==> 11-20 <==
// GameModeEazy
module GameModeEazy(
input wire clk,
input wire rst,
input wire load,
input wire [63:0] load_board,
input wire [3:0]btn,
input wire [3:0]mode,
output wire [63:0] num,
output wire [15:0] judge
    );
Settings: LEC_CHECK=0, CAP_MARGIN=20, CORE_MARGIN=2, CORE_UTILIZATION=64, CTS_CLUSTER_DIAMETER=255, CTS_CLUSTER_SIZE=98, GPL_ROUTABILITY_DRIVEN=1, PLACE_DENSITY=0.35, SLEW_MARGIN=20; clock period 21.7 ns.
run.sh (not shown) runs the stock make flow with config.mk's settings and CLKGATE_MAP_FILE=.
==> inputs of 09-16, as changes to 11-20 <==
- CELL_PAD_IN_SITES_DETAIL_PLACEMENT: unset -> 0
- CORE_UTILIZATION: 64 -> 34
- CTS_CLUSTER_DIAMETER: 255 -> unset
- CTS_CLUSTER_SIZE: 98 -> unset
- MAX_ROUTING_LAYER: unset -> met5
- PLACE_DENSITY: 0.35 -> 0.67
- SETUP_SLACK_MARGIN: unset -> 5.0
- SLEW_MARGIN: 20 -> 15
==> flow/constraint.sdc (replaced) <==
create_clock -name core_clock -period 48.1 [get_ports {clk}]
set_input_delay 9.6200 -clock core_clock [delete_from_list [all_inputs] [get_ports {clk}]]
set_output_delay 9.6200 -clock core_clock [all_outputs]
set_load 0.01 [all_outputs]
==> inputs of 04-10, as changes to 11-20 <==
- CORE_UTILIZATION: 64 -> 51
- PLACE_DENSITY: 0.35 -> unset
==> flow/constraint.sdc (replaced) <==
create_clock -name core_clock -period 14.9 [get_ports {clk}]
set_input_delay 2.9800 -clock core_clock [delete_from_list [all_inputs] [get_ports {clk}]]
set_output_delay 2.9800 -clock core_clock [all_outputs]
set_load 0.01 [all_outputs]
==> results <==
Result of the run: 04-10 did not finish; 09-16 no timing/DRC/antenna violations; 11-20 did not finish
Stage where the flow stopped: 04-10 global routing (5_1_grt); 09-16 -; 11-20 clock tree synthesis (4_1_cts)
Number of buffers inserted to repair setup after CTS: 04-10 161; 09-16 0; 11-20 -
Die y size: 04-10 301.0 µm; 09-16 367.8 µm; 11-20 269.2 µm
Overall chip area: 04-10 90620 µm²; 09-16 135300 µm²; 11-20 72440 µm²
Number of buffers created by CTS: 04-10 9; 09-16 9; 11-20 -
Starting density of the core: 04-10 51.63%; 09-16 34.23%; 11-20 64.48%
Clock Sinks: 04-10 69; 09-16 69; 11-20 -
Number of buffers between clock root and the deepest sink: 04-10 2; 09-16 2; 11-20 -
Post-CTS sizing: 04-10 322; 09-16 0; 11-20 -
Placement Rows: 04-10 108; 09-16 133; 11-20 97
H-tree levels: 04-10 3; 09-16 3; 11-20 -
Number of buffers inserted by hold repair at cts: 04-10 0; 09-16 0; 11-20 -
Root Driver: 04-10 sky130_fd_sc_hd__clkbuf_16; 09-16 sky130_fd_sc_hd__clkbuf_16; 11-20 -

========
==> amber <==
Starting RTL as in the previous note.
Settings: LEC_CHECK=0, CAP_MARGIN=0, CORE_MARGIN=2, CORE_UTILIZATION=71, CTS_CLUSTER_DIAMETER=136, CTS_CLUSTER_SIZE=24, MAX_ROUTING_LAYER=met4, SETUP_SLACK_MARGIN=3.32, SLEW_MARGIN=20; clock period 24.2 ns.
==> inputs of onyx, as changes to amber <==
--- a/flow/config.mk
+++ b/flow/config.mk
@@ -8,8 +8,8 @@
 export CAP_MARGIN = 0
 export CORE_MARGIN = 2
-export CORE_UTILIZATION = 71
-export CTS_CLUSTER_DIAMETER = 136
-export CTS_CLUSTER_SIZE = 24
-export MAX_ROUTING_LAYER = met4
-export SETUP_SLACK_MARGIN = 3.32
+export CORE_UTILIZATION = 72
+export CTS_CLUSTER_SIZE = 90
+export GPL_ROUTABILITY_DRIVEN = 1
+export PLACE_DENSITY_LB_ADDON = 0.22
+export SETUP_SLACK_MARGIN = 2.54
 export SLEW_MARGIN = 20
==> flow/constraint.sdc (replaced) <==
create_clock -name core_clock -period 13.4 [get_ports {clk}]
set_input_delay 2.6800 -clock core_clock [delete_from_list [all_inputs] [get_ports {clk}]]
set_output_delay 2.6800 -clock core_clock [all_outputs]
set_load 0.01 [all_outputs]
==> inputs of fjord, as changes to amber <==
==> flow/config.mk (replaced) <==
export PLATFORM = sky130hd
export DESIGN_NAME = GameModeEazy
export DESIGN_NICKNAME = GameModeEazy
export VERILOG_FILES = /design/flow/design.v
export SDC_FILE = /design/flow/constraint.sdc
export NUM_CORES = 4
export LEC_CHECK = 0
export CAP_MARGIN = 5
export CELL_PAD_IN_SITES_GLOBAL_PLACEMENT = 3
export CORE_MARGIN = 2
export CORE_UTILIZATION = 40
export MAX_ROUTING_LAYER = met4
export PLACE_DENSITY_LB_ADDON = 0.11
export SLEW_MARGIN = 15
export TNS_END_PERCENT = 90
==> flow/constraint.sdc (replaced) <==
create_clock -name core_clock -period 28.0 [get_ports {clk}]
set_input_delay 5.6000 -clock core_clock [delete_from_list [all_inputs] [get_ports {clk}]]
set_output_delay 5.6000 -clock core_clock [all_outputs]
set_load 0.01 [all_outputs]
==> qor summary <==
quantity	amber	fjord	onyx
Last weighted congestion value of the routability-driven placer	1.44	1.15	1.46
Clock Tree Buf Depth	2	2	-
Clock buffers created by TritonCTS	9	9	-
Die x size	256 µm	339 µm	254 µm
Die boundary height	256 µm	339 µm	254 µm
Run status	did not finish	no timing/DRC/antenna violations	did not finish
Stage where the flow stopped	global routing	-	detailed placement
Chip area	0.0654 mm²	0.115 mm²	0.0645 mm²
Total placed cells including tap cells	8293	8418	-
Fp_density	71.6%	40.2%	72.9%
Number of cell rows	92	123	91
Core Region	0.0629 mm²	0.112 mm²	0.0617 mm²
Setup Slack @ Placement	-0.913 ns	-0.531 ns	-
Buffers inserted by post-CTS timing repair	175	8	-
Htree depth	3	3	-
CTS sink cnt	69	69	-
Post-place instance area	0.0535 mm²	0.0495 mm²	-
Post-cts sizing count	392	18	-
Hold Buf Count CTS	0	0	-
Hpwl dp	182000 µm	212000 µm	-

========
==> job 4981 <==
GameModeEazy again, from the RTL that the note above started with.
make LEC_CHECK=0 ABC_AREA=1 CAP_MARGIN=20 CELL_PAD_IN_SITES_GLOBAL_PLACEMENT=3 CORE_MARGIN=6 CORE_UTILIZATION=46 CTS_CLUSTER_DIAMETER=105 CTS_CLUSTER_SIZE=53 GPL_ROUTABILITY_DRIVEN=1 GPL_TIMING_DRIVEN=0 MAX_ROUTING_LAYER=met4 PLACE_DENSITY_LB_ADDON=0.14 SETUP_SLACK_MARGIN=5.0 SLEW_MARGIN=20 finish   # period 21.9 ns
==> inputs of job 9828, as changes to job 4981 <==
==> flow/config.mk (replaced) <==
export PLATFORM = sky130hd
export DESIGN_NAME = GameModeEazy
export DESIGN_NICKNAME = GameModeEazy
export VERILOG_FILES = /design/flow/design.v
export SDC_FILE = /design/flow/constraint.sdc
export NUM_CORES = 4
export LEC_CHECK = 0
export CAP_MARGIN = 20
export CORE_MARGIN = 2
export CORE_UTILIZATION = 30
export GPL_ROUTABILITY_DRIVEN = 1
export SLEW_MARGIN = 20
==> flow/constraint.sdc (replaced) <==
create_clock -name core_clock -period 27.6 [get_ports {clk}]
set_input_delay 5.5200 -clock core_clock [delete_from_list [all_inputs] [get_ports {clk}]]
set_output_delay 5.5200 -clock core_clock [all_outputs]
set_load 0.01 [all_outputs]
==> inputs of job 5323, as changes to job 4981 <==
==> flow/config.mk (replaced) <==
export PLATFORM = sky130hd
export DESIGN_NAME = GameModeEazy
export DESIGN_NICKNAME = GameModeEazy
export VERILOG_FILES = /design/flow/design.v
export SDC_FILE = /design/flow/constraint.sdc
export NUM_CORES = 4
export LEC_CHECK = 0
export CAP_MARGIN = 20
export CORE_MARGIN = 2
export CORE_UTILIZATION = 72
export CTS_CLUSTER_SIZE = 93
export GPL_ROUTABILITY_DRIVEN = 1
export PLACE_DENSITY_LB_ADDON = 0.22
export SETUP_SLACK_MARGIN = 3.36
export SLEW_MARGIN = 20
==> flow/constraint.sdc (replaced) <==
create_clock -name core_clock -period 13.4 [get_ports {clk}]
set_input_delay 2.6800 -clock core_clock [delete_from_list [all_inputs] [get_ports {clk}]]
set_output_delay 2.6800 -clock core_clock [all_outputs]
set_load 0.01 [all_outputs]
==> inputs of job 7287, as changes to job 4981 <==
==> flow/config.mk (replaced) <==
export PLATFORM = sky130hd
export DESIGN_NAME = GameModeEazy
export DESIGN_NICKNAME = GameModeEazy
export VERILOG_FILES = /design/flow/design.v
export SDC_FILE = /design/flow/constraint.sdc
export NUM_CORES = 4
export LEC_CHECK = 0
export CAP_MARGIN = 20
export CORE_MARGIN = 2
export CORE_UTILIZATION = 41
export GPL_ROUTABILITY_DRIVEN = 1
export SLEW_MARGIN = 20
==> flow/constraint.sdc (replaced) <==
create_clock -name core_clock -period 27.6 [get_ports {clk}]
set_input_delay 5.5200 -clock core_clock [delete_from_list [all_inputs] [get_ports {clk}]]
set_output_delay 5.5200 -clock core_clock [all_outputs]
set_load 0.01 [all_outputs]
==> results <==
Of job 4981 and job 5323, job 4981 has the higher synthesized cell count (gap about 1.2%, measured against job 5323). Job 9828 finished clean. Job 4981 never finished: it broke off in 3_1_place_gp_skip_io on FLW-0024. Job 7287 completed without violations. Job 5323 died in 3_5_place_dp, error DPL-0038. Against job 4981, the synthesized area of job 9828 is larger by 24%. In job 9828 the clock skew is lower than in job 7287, by 0.0034 ns. In job 7287 the count of clock-buffer cells in the layout is lower than in job 9828, by 1. In job 9828 the routed wire length is larger than in job 7287, by about 8%. In job 9828 the final area is higher than in job 7287, by 7.4%. Against job 9828, the critical path depth of job 7287 is lower by 5. Sequential cell count is the same in job 9828 and job 7287.
